==> flow/design.v (excerpt) <==
module calculator #(parameter BCDdigits = 2,parameter cols_count=4,parameter rows_count=4)(
                                                                                          input clk,rst,start,
                                                                                          output [cols_count-1:0] cols,
                                                                                          input [rows_count-1:0] rows,
                                                                                          output reg [7:0] digit1,digit2,digit3,digit4,
                                                                                          output reg sign);
  wire [BCDdigits*4*2-1:0] display;
  wire [3:0]encode_data;
  wire done,ack;
  keypad_controller kpad_controller(.clk(clk), .rst(rst), .enable(start), .ack(ack),.cols(cols),.rows(rows),.encode_data(encode_data),.done(done));
  control_logic control_logic(.data(encode_data), .clk(clk), .rst(rst), .done(done), .ack(ack), .display(display),.sign(sign));
  display disp(.display_data(display[15:0]),.seven_seg_data1(digit1),.seven_seg_data2(digit2),.seven_seg_data3(digit3),.seven_seg_data4(digit4));
 endmodule
clock: 75.2 ns
lec_check: 0
abc_area: 1
cap_margin: 5
core_margin: 2
core_utilization: 71
cts_cluster_diameter: 225
cts_cluster_size: 33
hold_slack_margin: -0.09
slew_margin: 20
run.sh (not shown) runs the stock make flow with config.mk's settings and CLKGATE_MAP_FILE=.
==> next run, changes <==
ABC_AREA = unset   (was 1)
CAP_MARGIN = 20   (was 5)
CORE_UTILIZATION = 58   (was 71)
CTS_CLUSTER_DIAMETER = unset   (was 225)
CTS_CLUSTER_SIZE = unset   (was 33)
HOLD_SLACK_MARGIN = unset   (was -0.09)
clock period = 69.7 ns   (was 75.2 ns; I/O delays follow)
What happened: The changed run finished with setup timing left. Count of clock-buffer cells in the layout fell by 1. Setup slack degrades by 11 ns. Register-to-register slack degrades by 11 ns. Die area rose by 6.3%. Utilization rose by 9.2 points. Worst hold slack improves by 0.051 ns. Wire length rose by 23%. Global-route usage rose by 2.8 points.
==> next run, changes <==
CORE_UTILIZATION = 68   (was 58)
clock period = 85.1 ns   (was 69.7 ns; I/O delays follow)
Outcome: The new run completed without violations; routed wire length drops by about a fifth; clock-buffer cell count is unchanged; area after synthesis stays the same; via count shrinks by about a fifth; hold slack gets worse by 0.023 ns.
==> next run, changes <==
CORE_UTILIZATION = 40   (was 68)
GPL_ROUTABILITY_DRIVEN = 0   (was unset)
clock period = 52.6 ns   (was 85.1 ns; I/O delays follow)
This time the run finished but fails on setup timing. Setup slack is worse by 25 ns. Final cell count came out higher by 45%. Area after synthesis is unchanged.

========
calculator again, from the RTL that the note above started with.
Settings: LEC_CHECK=0, ABC_AREA=0, CAP_MARGIN=25, CELL_PAD_IN_SITES_DETAIL_PLACEMENT=1, CELL_PAD_IN_SITES_GLOBAL_PLACEMENT=3, CORE_ASPECT_RATIO=1.6, CORE_MARGIN=2, CORE_UTILIZATION=40, CTS_CLUSTER_DIAMETER=220, HOLD_SLACK_MARGIN=-0.06, MAX_ROUTING_LAYER=met4, SETUP_SLACK_MARGIN=5.0, SLEW_MARGIN=25, TNS_END_PERCENT=10; clock period 86.0 ns.
The starting point passed the timing, design-rule and antenna checks.
Change:
Settings changed: ABC_AREA 0 to default, CAP_MARGIN 25 to 20, CELL_PAD_IN_SITES_DETAIL_PLACEMENT 1 to default, CELL_PAD_IN_SITES_GLOBAL_PLACEMENT 3 to default, CORE_ASPECT_RATIO 1.6 to default, CTS_CLUSTER_DIAMETER 220 to default, HOLD_SLACK_MARGIN -0.06 to default, MAX_ROUTING_LAYER met4 to default, SETUP_SLACK_MARGIN 5.0 to default, SLEW_MARGIN 25 to 20, TNS_END_PERCENT 10 to default.
Clock period 86.0 ns to 48.7 ns, I/O delays scaled along.
With this change the flow reached the layout checks and failed them: negative setup slack.
Final area came out higher by a quarter to a third.
Wire length came out lower by roughly a tenth.
Fmax came out higher by a few percent.
First-iteration DRC count came out higher by well over a third.
Hold slack gets worse by 3.1 ps.
Clock skew came out lower by 4.4 ps.
Change:
Clock period 48.7 ns to 85.0 ns, I/O delays scaled along.
What happened:
- With this change the flow ran to the end with no violations
- sequential share of layout area came out higher by 2.1 points
- cell count shrinks by a quarter to a third
- non-clock buffer count came out lower by 2102
- global-route usage falls by 5.9 points
- cell area decreases by a quarter to a third
- synthesized area stays the same
Change:
Clock period 85.0 ns to 81.7 ns, I/O delays scaled along.
Cell area goes up by 2.9%. Synthesized area stays the same. Global-route usage goes up by 0.37 points. Final cell count goes up by 1.5%.

========
== v7 ==
Starting RTL as in the previous note.
Settings: LEC_CHECK=0, ABC_AREA=1, CAP_MARGIN=20, CELL_PAD_IN_SITES_DETAIL_PLACEMENT=1, CELL_PAD_IN_SITES_GLOBAL_PLACEMENT=3, CORE_ASPECT_RATIO=1.54, CORE_MARGIN=3, CORE_UTILIZATION=40, CTS_CLUSTER_DIAMETER=118, GPL_ROUTABILITY_DRIVEN=1, PLACE_DENSITY_LB_ADDON=0.02, SLEW_MARGIN=15, TNS_END_PERCENT=35; clock period 94.9 ns.
--- input diff v7..v43 ---
# v7
export LEC_CHECK = 0
export ABC_AREA = 1
export CAP_MARGIN = 20
export CELL_PAD_IN_SITES_DETAIL_PLACEMENT = 1
export CELL_PAD_IN_SITES_GLOBAL_PLACEMENT = 3
export CORE_ASPECT_RATIO = 1.54
export CORE_MARGIN = 3
export CORE_UTILIZATION = 40
export CTS_CLUSTER_DIAMETER = 118
export GPL_ROUTABILITY_DRIVEN = 1
export PLACE_DENSITY_LB_ADDON = 0.02
export SLEW_MARGIN = 15
export TNS_END_PERCENT = 35
create_clock -name core_clock -period 94.9 [get_ports {clk}]
# v43
export LEC_CHECK = 0
export CAP_MARGIN = 20
export CORE_MARGIN = 2
export CORE_UTILIZATION = 58
export SLEW_MARGIN = 20
create_clock -name core_clock -period 68.8 [get_ports {clk}]
Completing all stages was not enough for v43: its layout failed the final checks because of setup timing. v43 leaves less setup margin than v7. The fraction of cell area in non-clock buffers of v43 exceeds that of v7 by 25 points. Between v43 and v7, the number of placement rows is higher for v7. Per the comparison of v43 with v7, upper clock frequency limit dropped about 1.5%, number of buffers inserted by post-CTS setup repair rose 434, summed area of non-filler cells in the final layout rose about 27%. met4 as the top layer reached by signal wires was reported by v7, and met5 by v43.
For v4, these inputs were changed with respect to v43:
# v43
export LEC_CHECK = 0
export CAP_MARGIN = 20
export CORE_MARGIN = 2
export CORE_UTILIZATION = 58
export SLEW_MARGIN = 20
create_clock -name core_clock -period 68.8 [get_ports {clk}]
# v4
export LEC_CHECK = 0
export ABC_AREA = 1
export CAP_MARGIN = 20
export CORE_MARGIN = 2
export CORE_UTILIZATION = 60
export SLEW_MARGIN = 20
create_clock -name core_clock -period 76.4 [get_ports {clk}]
Results
v43 and v4: one clean run, v4; the rest did not finish clean.
Number of violations of the max-capacitance limit: v4 vs v43 identical
Delta (v4 minus v43): total die area saw an increase; fraction of area in clock buffers and inverters saw an increase; layout-stage area growth over the synthesis result saw a decrease; critical path depth in cells saw an increase.
Against v43 as the reference, v4 delivers a higher path depth of the worst reg2reg path.
[inputs] v37 vs v4
# v4
export LEC_CHECK = 0
export ABC_AREA = 1
export CAP_MARGIN = 20
export CORE_MARGIN = 2
export CORE_UTILIZATION = 60
export SLEW_MARGIN = 20
create_clock -name core_clock -period 76.4 [get_ports {clk}]
# v37
export LEC_CHECK = 0
export CAP_MARGIN = 20
export CORE_MARGIN = 2
export CORE_UTILIZATION = 12
export SLEW_MARGIN = 20
create_clock -name core_clock -period 116.0 [get_ports {clk}]
No stage failed in v37, and the final checks on the layout all came back clean.
Diff v4 -> v37: per-cell via count in the routed design fell by 1.4.
Pin count of the biggest net entering global routing: v37 > v4
Diff v4 -> v37: global routing met3 resource utilization went down 1.5 points; yosys synthesis chip area now smaller; sequential cell area fraction in the yosys report higher.
Going from v4 to v37, total length of routed met3 wires shrank by more than 10%.
Edits applied to the flow inputs when going from v37 to v55:
# v37
export LEC_CHECK = 0
export CAP_MARGIN = 20
export CORE_MARGIN = 2
export CORE_UTILIZATION = 12
export SLEW_MARGIN = 20
create_clock -name core_clock -period 116.0 [get_ports {clk}]
# v55
export LEC_CHECK = 0
export ABC_AREA = 1
export CAP_MARGIN = 20
export CORE_MARGIN = 2
export CORE_UTILIZATION = 72
export CTS_CLUSTER_DIAMETER = 41
export PLACE_DENSITY_LB_ADDON = 0.21
export SLEW_MARGIN = 20
create_clock -name core_clock -period 68.6 [get_ports {clk}]
Between v55 and v37, number of standard cells after synthesis is higher for v55, v37 comes in under that. v55 reports its top layer reached by signal wires as met5 while v37 reports met4. Average routed wire per standard cell of v55 exceeds that of v37 by more than a quarter.
## Diff of input files: v51 against v55
# v55
export LEC_CHECK = 0
export ABC_AREA = 1
export CAP_MARGIN = 20
export CORE_MARGIN = 2
export CORE_UTILIZATION = 72
export CTS_CLUSTER_DIAMETER = 41
export PLACE_DENSITY_LB_ADDON = 0.21
export SLEW_MARGIN = 20
create_clock -name core_clock -period 68.6 [get_ports {clk}]
# v51
export LEC_CHECK = 0
export ABC_AREA = 1
export CAP_MARGIN = 20
export CORE_MARGIN = 2
export CORE_UTILIZATION = 72
export CTS_CLUSTER_DIAMETER = 41
export HOLD_SLACK_MARGIN = -0.09
export PLACE_DENSITY_LB_ADDON = 0.21
export SLEW_MARGIN = 40
create_clock -name core_clock -period 57.1 [get_ports {clk}]
Findings:
Out of v55 and v51, the only run to close with the timing, design-rule and antenna checks passing was v55. v51 had finished all stages when the layout checks came back failing, citing capacitance limit, slew limit, setup timing. [compare] base=v55 new=v51: synthesis-to-layout area growth went up, total of clock buffers placed in the layout now sits higher, number of antenna cells inserted +7, cell count of the worst reg-to-reg path lost about 5%, non-clock buffer count grew by 437. Delta(post-cts sizing count, v51 - v55) > 0. Compared with v55, v51 shows a lower proportion of cell area occupied by registers. On v51: setup slack is 10.07 ns lower than what v55 gave.
